## job 101
==> flow/design.v (excerpt) <==
module dut #(
    parameter int DATAW = 16
)(
    input  wire                 clk,
    input  wire                 rst_n,
    input  wire                 in_valid,
    output wire                 in_ready,
    input  wire signed [DATAW-1:0] in_data,
    output reg                  out_valid,
    input  wire                 out_ready,
    output reg signed [2*DATAW-1:0] out_data
);
    assign in_ready = rst_n && (!out_valid || out_ready);
    always @(posedge clk or negedge rst_n) begin
        if (!rst_n) begin
            out_valid <= 1'b0;
            out_data  <= '0;
        end else begin
            if (in_valid && in_ready) begin
                out_data  <= in_data * in_data;  
                out_valid <= 1'b1;
            end else if (out_valid && out_ready) begin
                out_valid <= 1'b0;
            end
        end
    end
endmodule
==> flow/config.mk <==
export PLATFORM = sky130hd
export DESIGN_NAME = dut
export DESIGN_NICKNAME = dut
export VERILOG_FILES = /design/flow/design.v
export SDC_FILE = /design/flow/constraint.sdc
export NUM_CORES = 4
export LEC_CHECK = 0
export CAP_MARGIN = 20
export CORE_MARGIN = 2
export CORE_UTILIZATION = 72
export CTS_CLUSTER_SIZE = 22
export PLACE_DENSITY_LB_ADDON = 0.27
export SETUP_SLACK_MARGIN = -0.15
export SLEW_MARGIN = 20
==> flow/constraint.sdc <==
create_clock -name core_clock -period 6.26 [get_ports {clk}]
set_input_delay 1.2520 -clock core_clock [delete_from_list [all_inputs] [get_ports {clk}]]
set_output_delay 1.2520 -clock core_clock [all_outputs]
set_load 0.01 [all_outputs]
run.sh (not shown) runs the stock make flow with config.mk's settings and CLKGATE_MAP_FILE=.
Job 101 did not finish; the tool stopped in 5_1_grt with error GRT-0116.
For job 102, these inputs were changed with respect to job 101:
- PLACE_DENSITY newly set to 0.6
- SETUP_SLACK_MARGIN removed (was -0.15)
- TNS_END_PERCENT newly set to 5
- CTS_CLUSTER_SIZE removed (was 22)
- PLACE_DENSITY_LB_ADDON removed (was 0.27)
- the clock period (ns, I/O delays scaled along) changed from 6.26 to 5.52
Notes after the runs:
Job 101 -> job 102: chip width delta 0, exact match
In job 102 relative to job 101, area after detailed placement had gone up by a few percent.
Across both runs, worst setup slack before clock tree synthesis was lower for job 102 than for job 101.
Summary of job 102 over job 101: post-synthesis xor/xnor area fraction stayed essentially flat, netlist area before placement stayed essentially flat, last weighted congestion value of the routability-driven placer rose by about 5%.
Post-detailed-placement half-perimeter wirelength: job 102 > job 101
None of the runs job 102 and job 101 ends with a clean layout.
Setup changes, job 102 to job 103
- changing CORE_UTILIZATION from 72 to 65
- setting SETUP_SLACK_MARGIN to 1.12 for the first time
- changing the clock period (ns, I/O delays scaled along) from 5.52 to 7.5
Notes after the runs:
- Job 102 is listed as incomplete: the tool reported an error in 4_1_cts and the run ended there.
- Job 103: full flow OK, the timing, design-rule and antenna checks passed
- Taking job 102 as the reference, in job 103 sum of net half-perimeters after detailed placement went down about 26%, die area climbed about 10%, placer's final routability congestion estimate fell by about 8%, area of the core climbed 9.9%.
- When job 103 is set beside job 102, its floorplan utilization turns out to be 6.7 points smaller.
- Die extent in x (job 103 vs. job 102) increases by a few percent
- Looking only at worst slack at placement, and setting everything else aside, the higher value of job 103 and job 102 goes to job 103.
### job 103 -> job 104
- CTS_CLUSTER_DIAMETER newly set to 395
- CTS_CLUSTER_SIZE newly set to 100
- CORE_UTILIZATION changed from 65 to 40
- PLACE_DENSITY changed from 0.6 to 0.57
- SETUP_SLACK_MARGIN changed from 1.12 to -0.66
- CELL_PAD_IN_SITES_GLOBAL_PLACEMENT newly set to 3
==> comparison <==
For the part of the cycle the worst path needs, job 104 came in 9.6 points higher than job 103 did. The final reports for job 104 and job 103 show final area lower in the former. Tightest hold margin in job 104 vs job 103: down 0.0041 ns. Job 104: flow completed, timing, DRC and antenna clean. Compared to job 103, job 104 has buffering overhead 0.23 points lower.
The following lists how job 105 was set up differently from job 104:
- CTS_CLUSTER_DIAMETER removed (was 395)
- CELL_PAD_IN_SITES_GLOBAL_PLACEMENT removed (was 3)
- CORE_UTILIZATION changed from 40 to 19
- GPL_TIMING_DRIVEN newly set to 0
- SETUP_SLACK_MARGIN removed (was -0.66)
- PLACE_DENSITY removed (was 0.57)
- GPL_ROUTABILITY_DRIVEN newly set to 0
- CTS_CLUSTER_SIZE removed (was 100)
- TNS_END_PERCENT removed (was 5)
Job 105 vs job 104, startpoint of the worst setup timing path: in_data[14] vs in_data[15]. Job 105: final critical-path required period lower than job 104. Summary of job 105 over job 104: hold slack level.

========
dut again, from the RTL that the note above started with.
clock: 5.92 ns
lec_check: 0
abc_area: 0
cap_margin: 35
cell_pad_in_sites_detail_placement: 1
cell_pad_in_sites_global_placement: 1
core_aspect_ratio: 1.36
core_margin: 5
core_utilization: 61
cts_cluster_diameter: 392
cts_cluster_size: 80
gpl_routability_driven: 1
gpl_timing_driven: 0
max_routing_layer: met4
min_routing_layer: met2
place_density: 0.92
setup_slack_margin: 1.65
slew_margin: 10
tns_end_percent: 5
The starting point never finished: it broke off in clock tree synthesis.
Then changed:
ABC_AREA = not set   (was 0)
CAP_MARGIN = 20   (was 35)
CELL_PAD_IN_SITES_DETAIL_PLACEMENT = not set   (was 1)
CELL_PAD_IN_SITES_GLOBAL_PLACEMENT = not set   (was 1)
CORE_ASPECT_RATIO = not set   (was 1.36)
CORE_MARGIN = 2   (was 5)
CORE_UTILIZATION = 68   (was 61)
CTS_CLUSTER_DIAMETER = not set   (was 392)
CTS_CLUSTER_SIZE = not set   (was 80)
GPL_ROUTABILITY_DRIVEN = not set   (was 1)
GPL_TIMING_DRIVEN = not set   (was 0)
MAX_ROUTING_LAYER = not set   (was met4)
MIN_ROUTING_LAYER = not set   (was met2)
PLACE_DENSITY = 0.6   (was 0.92)
SETUP_SLACK_MARGIN = not set   (was 1.65)
SLEW_MARGIN = 20   (was 10)
TNS_END_PERCENT = not set   (was 5)
clock period = 6.47 ns   (was 5.92 ns; I/O delays follow)
With this change the flow finished but failed the layout checks on negative setup slack.
Die area is lower by 18%.
Synthesized area does not change.
Synthesized cell count stays the same.
Then changed:
CORE_UTILIZATION = 40   (was 68)
clock period = 7.5 ns   (was 6.47 ns; I/O delays follow)
This time the run completed without violations.
Cell count fell slightly.
Clock skew stays flat.
Worst setup slack improved by 1.2 ns.
Die size rose by well over a third.
Core utilization fell by 47 points.

========
== onyx ==
dut again, from the RTL that the note above started with.
Settings: LEC_CHECK=0, CAP_MARGIN=20, CELL_PAD_IN_SITES_GLOBAL_PLACEMENT=0, CORE_ASPECT_RATIO=0.5, CORE_MARGIN=10, CORE_UTILIZATION=40, CTS_CLUSTER_DIAMETER=336, CTS_CLUSTER_SIZE=98, PLACE_DENSITY=0.42, SETUP_SLACK_MARGIN=-0.66, SLEW_MARGIN=20, TNS_END_PERCENT=15; clock period 7.5 ns.
The inputs of quartz differ from those of onyx as listed below.
# onyx
export LEC_CHECK = 0
export CAP_MARGIN = 20
export CELL_PAD_IN_SITES_GLOBAL_PLACEMENT = 0
export CORE_ASPECT_RATIO = 0.5
export CORE_MARGIN = 10
export CORE_UTILIZATION = 40
export CTS_CLUSTER_DIAMETER = 336
export CTS_CLUSTER_SIZE = 98
export PLACE_DENSITY = 0.42
export SETUP_SLACK_MARGIN = -0.66
export SLEW_MARGIN = 20
export TNS_END_PERCENT = 15
create_clock -name core_clock -period 7.5 [get_ports {clk}]
# quartz
export LEC_CHECK = 0
export CAP_MARGIN = 20
export CORE_ASPECT_RATIO = 0.5
export CORE_MARGIN = 2
export CORE_UTILIZATION = 40
export CTS_CLUSTER_DIAMETER = 379
export CTS_CLUSTER_SIZE = 100
export HOLD_SLACK_MARGIN = 0.06
export PLACE_DENSITY_LB_ADDON = 0.3
export SETUP_SLACK_MARGIN = -0.75
export SLEW_MARGIN = 0
export TNS_END_PERCENT = 20
create_clock -name core_clock -period 7.5 [get_ports {clk}]
### Flow results
Delta (quartz minus onyx): die footprint decreased by 18% relative to the old numbers.
quartz reports a lower source-to-sink clock delay at the later pin of the worst-skew pair than onyx does.
In the reports for quartz and onyx, the smaller final cell utilization of the core belongs to quartz.
As far as number of flip-flops and latches in the synthesized netlist goes, quartz and onyx are indistinguishable; the numbers are identical.
From onyx to quartz the numbers moved as follows: number of nets with antenna violations after detailed routing flat; worst setup slack rose 0.11 ns.
Comparing quartz with onyx, the share of the final layout cell area in sequential cells came out essentially unchanged.
Area of the mapped netlist came out exactly the same in quartz and onyx.
Here is what was changed in the inputs of cedar compared with quartz.
# quartz
export LEC_CHECK = 0
export CAP_MARGIN = 20
export CORE_ASPECT_RATIO = 0.5
export CORE_MARGIN = 2
export CORE_UTILIZATION = 40
export CTS_CLUSTER_DIAMETER = 379
export CTS_CLUSTER_SIZE = 100
export HOLD_SLACK_MARGIN = 0.06
export PLACE_DENSITY_LB_ADDON = 0.3
export SETUP_SLACK_MARGIN = -0.75
export SLEW_MARGIN = 0
export TNS_END_PERCENT = 20
create_clock -name core_clock -period 7.5 [get_ports {clk}]
# cedar
export LEC_CHECK = 0
export CAP_MARGIN = 20
export CORE_MARGIN = 2
export CORE_UTILIZATION = 19
export CTS_CLUSTER_DIAMETER = 87
export GPL_ROUTABILITY_DRIVEN = 0
export GPL_TIMING_DRIVEN = 0
export PLACE_DENSITY_LB_ADDON = 0.11
export SLEW_MARGIN = 5
create_clock -name core_clock -period 7.5 [get_ports {clk}]
Results
No stage failed in cedar, and the final checks on the layout all came back clean. As of cedar, via count had fallen by a few percent compared to quartz. On number of antenna violations at the first check in global routing: between cedar and quartz, it ends up lower for cedar. Clock skew deteriorates in cedar relative to quartz. Wire length ends up higher on cedar. cedar has first-pass GRT wire length above what quartz had. Summary of cedar over quartz: number of vias per cell after detailed routing fell about 20%, wire length per cell rose 1.6 um, length of routed met3 wiring fell about 60%. Total die area (cedar vs. quartz) increases by more than 100%. Summary of cedar over quartz: worst setup timing slack at the placement stage dropped 1.47 ns; die height climbed 120 um.
[inputs] nickel vs cedar
# cedar
export LEC_CHECK = 0
export CAP_MARGIN = 20
export CORE_MARGIN = 2
export CORE_UTILIZATION = 19
export CTS_CLUSTER_DIAMETER = 87
export GPL_ROUTABILITY_DRIVEN = 0
export GPL_TIMING_DRIVEN = 0
export PLACE_DENSITY_LB_ADDON = 0.11
export SLEW_MARGIN = 5
create_clock -name core_clock -period 7.5 [get_ports {clk}]
# nickel
export LEC_CHECK = 0
export CAP_MARGIN = 20
export CORE_MARGIN = 2
export CORE_UTILIZATION = 56
export PLACE_DENSITY = 0.6
export SLEW_MARGIN = 40
create_clock -name core_clock -period 7.5 [get_ports {clk}]
Findings:
Global routing usage summed across all routing layers for nickel: 14 points up relative to cedar
Relative to cedar, arrival time of data at the critical path endpoint has gone down in nickel.
Number of cells on the worst reg-to-reg path came out lower on nickel than on cedar.
Comparing cedar and nickel, worst-margin pin slew is lower on nickel.
Compared with cedar, nickel ends up with less cell area.
cedar → nickel: number of nets at the end of the flow went up by 3.6%.
Compared with cedar, nickel shows portion of the clock cycle consumed by the worst path in the final layout lower by 0.91 points.

========
The RTL this note starts from:
==> flow/design.v <==
`timescale 1ns/1ps
module dut #(
    parameter int DATAW = 16
)(
    input  wire                 clk,
    input  wire                 rst_n,
    input  wire                 in_valid,
    output wire                 in_ready,
    input  wire signed [DATAW-1:0] in_data,
    output reg                  out_valid,
    input  wire                 out_ready,
    output reg signed [2*DATAW-1:0] out_data
);
    assign in_ready = rst_n && (!out_valid || out_ready);
    always @(posedge clk or negedge rst_n) begin
        if (!rst_n) begin
            out_valid <= 1'b0;
            out_data  <= '0;
        end else begin
            if (in_valid && in_ready) begin
                out_data  <= in_data * in_data;  
                out_valid <= 1'b1;
            end else if (out_valid && out_ready) begin
                out_valid <= 1'b0;
            end
        end
    end
endmodule
export LEC_CHECK = 0
export CAP_MARGIN = 15
export CELL_PAD_IN_SITES_DETAIL_PLACEMENT = 2
export CELL_PAD_IN_SITES_GLOBAL_PLACEMENT = 3
export CORE_ASPECT_RATIO = 0.61
export CORE_MARGIN = 7
export CORE_UTILIZATION = 40
export GPL_ROUTABILITY_DRIVEN = 0
export MAX_ROUTING_LAYER = met4
export PLACE_DENSITY = 0.6
export SLEW_MARGIN = 25
export TNS_END_PERCENT = 90
create_clock -name core_clock -period 4.27 [get_ports {clk}]
The starting point aborted during clock tree synthesis (DPL-0033).
Next try:
Settings changed: CAP_MARGIN 15 to 20, CELL_PAD_IN_SITES_DETAIL_PLACEMENT 2 to not set, CELL_PAD_IN_SITES_GLOBAL_PLACEMENT 3 to not set, CORE_ASPECT_RATIO 0.61 to not set, CORE_MARGIN 7 to 2, CORE_UTILIZATION 40 to 64, GPL_ROUTABILITY_DRIVEN 0 to not set, MAX_ROUTING_LAYER met4 to not set, PLACE_DENSITY 0.6 to not set, SLEW_MARGIN 25 to 20, TNS_END_PERCENT 90 to not set.
Clock period 4.27 ns to 5.81 ns, I/O delays scaled along.
The new run produced a layout that fails on setup timing.
Synthesized area is unchanged.
Die area goes down by well over a third.
Synthesized cell count is unchanged.
Next try:
Settings changed: CORE_UTILIZATION 64 to 40, PLACE_DENSITY set to 0.6, SETUP_SLACK_MARGIN set to -0.53.
Clock period 5.81 ns to 7.29 ns, I/O delays scaled along.
The changed run finished with timing, DRC and antenna clean. Final cell count falls by 3.3%. Cell area fell by 18%. Worst hold slack hardly moves. Setup slack gets better by 0.93 ns. First-iteration DRC count falls by 69%.
Next try:
Settings changed: CORE_UTILIZATION 40 to 65, SETUP_SLACK_MARGIN -0.53 to not set.
Clock period 7.29 ns to 6.23 ns, I/O delays scaled along.
What happened: With this change the flow completed, yet does not pass: setup timing. Register-to-register slack gets worse by 1.1 ns. Via count climbs by 23%. Global-route usage went up by 18 points. Routed wire length rises by 47%. Die area came out lower by 38%. Cell count went up by 1.1%. Setup slack is worse by 0.58 ns. Sequential share of layout area fell by 0.96 points. Final area increases by 17%.

========
garnet:
// dut: RTL as listed in full above, without the edits since
clock: 4.27 ns
lec_check: 0
cap_margin: 5
cell_pad_in_sites_detail_placement: 2
cell_pad_in_sites_global_placement: 3
core_margin: 7
core_utilization: 40
place_density: 0.6
slew_margin: 20
garnet: it failed with a tool error in clock tree synthesis (4_1_cts), so there are no final results.
Modified inputs, sierra compared to garnet
# garnet
export LEC_CHECK = 0
export CAP_MARGIN = 5
export CELL_PAD_IN_SITES_DETAIL_PLACEMENT = 2
export CELL_PAD_IN_SITES_GLOBAL_PLACEMENT = 3
export CORE_MARGIN = 7
export CORE_UTILIZATION = 40
export PLACE_DENSITY = 0.6
export SLEW_MARGIN = 20
create_clock -name core_clock -period 4.27 [get_ports {clk}]
# sierra
export LEC_CHECK = 0
export CAP_MARGIN = 20
export CELL_PAD_IN_SITES_GLOBAL_PLACEMENT = 3
export CORE_MARGIN = 2
export CORE_UTILIZATION = 40
export CTS_CLUSTER_DIAMETER = 336
export CTS_CLUSTER_SIZE = 41
export PLACE_DENSITY = 0.57
export SETUP_SLACK_MARGIN = -0.66
export SLEW_MARGIN = 20
create_clock -name core_clock -period 7.5 [get_ports {clk}]
Results
Both conditions hold for sierra: the flow ran to the end and the final layout passed the timing, design-rule and antenna checks. Going from garnet to sierra, the die area was shrunk. Detailed placer's ending HPWL sits lower in sierra than in garnet. Relative to garnet, the cell count after placement of sierra is lower by 6.5%.
